run A:
## Top_FFT
module Top_FFT #(
    parameter   INTEGER_SIZE = 4,
                FRACT_SIZE = 14,
                NFFT = 64
) (
    input       wire                                             clk, rst,
    input       wire                                             start_FFT,
    input       wire    signed  [INTEGER_SIZE+FRACT_SIZE-1:0]    serial_in_r, serial_in_i,
    output      wire    signed  [INTEGER_SIZE+FRACT_SIZE-1:0]    serial_out_r, serial_out_i,
    output      wire                                             end_FFT, data_valid_FFT
);
For scale: roughly 21,000 cells after synthesis, ~77 I/O pins, about 0.21 sq mm of cells after synthesis.
Settings: LEC_CHECK=0, ABC_AREA=1, CAP_MARGIN=10, CORE_MARGIN=2, CORE_UTILIZATION=72, CTS_CLUSTER_DIAMETER=391, CTS_CLUSTER_SIZE=99, PLACE_DENSITY=0.38, SETUP_SLACK_MARGIN=-0.6, SLEW_MARGIN=20; clock period 6.09 ns.
run.sh (not shown) runs the stock make flow with config.mk's settings and CLKGATE_MAP_FILE=.
In the summary table, run A is marked failed, with error GRT-0116 raised in 5_1_grt.
For run B, these inputs were changed with respect to run A:
==> flow/config.mk <==
export PLATFORM = sky130hd
export DESIGN_NAME = Top_FFT
export DESIGN_NICKNAME = Top_FFT
export VERILOG_FILES = /design/flow/design.v
export SDC_FILE = /design/flow/constraint.sdc
export NUM_CORES = 4
export LEC_CHECK = 0
export CAP_MARGIN = 20
export CORE_MARGIN = 2
export CORE_UTILIZATION = 72
export CTS_CLUSTER_DIAMETER = 227
export PLACE_DENSITY = 0.6
export SLEW_MARGIN = 20
==> flow/constraint.sdc <==
create_clock -name core_clock -period 7.48 [get_ports {clk}]
set_input_delay 1.4960 -clock core_clock [delete_from_list [all_inputs] [get_ports {clk}]]
set_output_delay 1.4960 -clock core_clock [all_outputs]
set_load 0.01 [all_outputs]
--- outcome ---
- Looking at multiplexer fraction of the synthesized cell area, run B sits 0.85 points higher than run A does.
- Run B did not finish; a tool error ended it in 4_1_cts.
- Run B against run A; synthesized chip area reported by yosys is down by a few percent.
- Register share after synthesis (lower): run A
Edits applied to the flow inputs when going from run B to run C:
-- flow/config.mk --
<<< run B, line 8
export CAP_MARGIN = 20
export CORE_MARGIN = 2
export CORE_UTILIZATION = 72
export CTS_CLUSTER_DIAMETER = 227
export PLACE_DENSITY = 0.6
export SLEW_MARGIN = 20
>>> run C, line 8
export CAP_MARGIN = 20
export CORE_MARGIN = 2
export CORE_UTILIZATION = 61
export PLACE_DENSITY = 0.6
export SLEW_MARGIN = 20
==> flow/constraint.sdc <==
create_clock -name core_clock -period 6.92 [get_ports {clk}]
set_input_delay 1.3840 -clock core_clock [delete_from_list [all_inputs] [get_ports {clk}]]
set_output_delay 1.3840 -clock core_clock [all_outputs]
set_load 0.01 [all_outputs]
## What came out
Run C: all stages done; final checks FAILED (negative setup slack).
On tally of buffers added on design ports, run B tracks run C almost exactly.
Comparing run B and run C, the lower count of placed standard cells including taps was measured on run B.
Summary of run C over run B: row count went up by 17, number of placed I/O pins was more or less identical, die area went up by 18%, half-perimeter wire length after placement went down by about 0.6%, final weighted congestion of routability-driven global placement went down by 0.019.
From run B to run C, yosys cell count did not move at all.
--- input diff run C..run D ---
-- flow/config.mk --
<<< run C, line 8
export CAP_MARGIN = 20
export CORE_MARGIN = 2
export CORE_UTILIZATION = 61
export PLACE_DENSITY = 0.6
export SLEW_MARGIN = 20
>>> run D, line 8
export CAP_MARGIN = 20
export CORE_MARGIN = 2
export CORE_UTILIZATION = 71
export CTS_CLUSTER_SIZE = 32
export PLACE_DENSITY = 0.6
export SLEW_MARGIN = 20
==> flow/constraint.sdc <==
create_clock -name core_clock -period 6.52 [get_ports {clk}]
set_input_delay 1.3040 -clock core_clock [delete_from_list [all_inputs] [get_ports {clk}]]
set_output_delay 1.3040 -clock core_clock [all_outputs]
set_load 0.01 [all_outputs]
Notes after the runs:
Comparing run C against run D, there is no change at all in register area share after synthesis.
Reported for run D and run C, area after synthesis turned out identical to the last digit.
Re fraction of synthesis flops using an asynchronous set or reset pin: no difference whatsoever between run D and run C.
Run C and run D ended up with roughly the same AND-OR/OR-AND share of the synthesized area.
Run D: die span in x is about 7% lower than what run C reported.
No final results exist for run D, since it was stopped by error DPL-0033 during 3_5_place_dp.
Summary of the comparison: pre-placement core utilization is higher in run D, relative to run C.
Run D against run C: vertical die dimension now sits lower; number of core rows now sits lower; die area now sits lower; core area now sits lower.

* * *

Setup of job 2720:
Starting RTL as in the previous note.
Settings: LEC_CHECK=0, ABC_AREA=1, CAP_MARGIN=20, CORE_MARGIN=2, CORE_UTILIZATION=72, CTS_CLUSTER_SIZE=99, PLACE_DENSITY=0.6, SLEW_MARGIN=20; clock period 6.95 ns.
Status(job 2720) = ERROR, stage = global routing
Input changes introduced in job 9765 (baseline for comparison: job 2720):
# job 2720
export LEC_CHECK = 0
export ABC_AREA = 1
export CAP_MARGIN = 20
export CORE_MARGIN = 2
export CORE_UTILIZATION = 72
export CTS_CLUSTER_SIZE = 99
export PLACE_DENSITY = 0.6
export SLEW_MARGIN = 20
create_clock -name core_clock -period 6.95 [get_ports {clk}]
# job 9765
export LEC_CHECK = 0
export CAP_MARGIN = 20
export CORE_MARGIN = 2
export CORE_UTILIZATION = 40
export PLACE_DENSITY = 0.6
export SLEW_MARGIN = 20
create_clock -name core_clock -period 12.0 [get_ports {clk}]
Job 9765 ran to completion and came out clean on the timing, design-rule and antenna checks.
When job 9765 is set beside job 2720, its simple logic cell fraction of the synthesized area turns out to be 2.7 points smaller.
Share of cell area taken by muxes after synthesis: lower on job 2720
Placeable core region: job 9765 vs job 2720 up 73%
Max post-synth area from yosys stat across job 9765 and job 2720: job 2720
Against job 2720, job 9765 reports a post-CTS repair timing setup buffer count that is lower.
The following lists how job 3887 was set up differently from job 9765:
# job 9765
export LEC_CHECK = 0
export CAP_MARGIN = 20
export CORE_MARGIN = 2
export CORE_UTILIZATION = 40
export PLACE_DENSITY = 0.6
export SLEW_MARGIN = 20
create_clock -name core_clock -period 12.0 [get_ports {clk}]
# job 3887
export LEC_CHECK = 0
export ABC_AREA = 0
export CAP_MARGIN = 20
export CELL_PAD_IN_SITES_DETAIL_PLACEMENT = 1
export CELL_PAD_IN_SITES_GLOBAL_PLACEMENT = 2
export CORE_MARGIN = 6
export CORE_UTILIZATION = 40
export GPL_ROUTABILITY_DRIVEN = 1
export HOLD_SLACK_MARGIN = -0.05
export MAX_ROUTING_LAYER = met5
export MIN_ROUTING_LAYER = met2
export PLACE_DENSITY_LB_ADDON = 0.01
export SLEW_MARGIN = 35
export TNS_END_PERCENT = 35
create_clock -name core_clock -period 12.0 [get_ports {clk}]
- [compare] base=job 9765 new=job 3887: worst-margin pin slew moved down; routed wire length on met2 moved up.
- In the tables for job 9765 and job 3887, number of antenna violations at the first check in global routing reads higher with job 9765.
- Relative to job 9765, cell area has gone up in job 3887.
- Diff job 9765 -> job 3887: met1 demand-to-capacity share in global routing down 24 points, tally of clock buffers in the finished layout up 10%, setup slack up 0.058 ns, worst hold slack up 0.0067 ns.
- Overall global routing resource usage for job 3887: 12 points up relative to job 9765
Input-level comparison between job 1332 and job 3887:
# job 3887
export LEC_CHECK = 0
export ABC_AREA = 0
export CAP_MARGIN = 20
export CELL_PAD_IN_SITES_DETAIL_PLACEMENT = 1
export CELL_PAD_IN_SITES_GLOBAL_PLACEMENT = 2
export CORE_MARGIN = 6
export CORE_UTILIZATION = 40
export GPL_ROUTABILITY_DRIVEN = 1
export HOLD_SLACK_MARGIN = -0.05
export MAX_ROUTING_LAYER = met5
export MIN_ROUTING_LAYER = met2
export PLACE_DENSITY_LB_ADDON = 0.01
export SLEW_MARGIN = 35
export TNS_END_PERCENT = 35
create_clock -name core_clock -period 12.0 [get_ports {clk}]
# job 1332
export LEC_CHECK = 0
export CAP_MARGIN = 20
export CORE_MARGIN = 2
export CORE_UTILIZATION = 40
export PLACE_DENSITY = 0.6
export SETUP_SLACK_MARGIN = 0.53
export SLEW_MARGIN = 20
create_clock -name core_clock -period 10.7 [get_ports {clk}]
==> comparison <==
- Job 1332 did not stop at any stage, and its layout met the timing, design-rule and antenna checks.
- Fraction of area in multi-input gates across job 3887 and job 1332: no real change.
- Comparing the two runs side by side, job 1332 comes out ahead of job 3887 on timing-limited maximum frequency.
- Of job 1332 and job 3887, it is job 1332 that has the lower total vias in the final route.
- [job 1332] non-clock buffer count rose 24 relative to job 3887
- Taking job 1332 as 1.0, job 3887 lands at 1.2 on wire length.
- Mean number of vias per cell: job 1332 lower than job 3887
- The number of placed instances, taps included was comparable across job 3887 and job 1332.
- Looking at static power due to leakage, job 1332 sits about 0.3% lower than job 3887 does.
- For flip-flop and latch area, job 3887 and job 1332 come out practically identical.
No activity file was given, so power comes from the tool's default toggle rates.
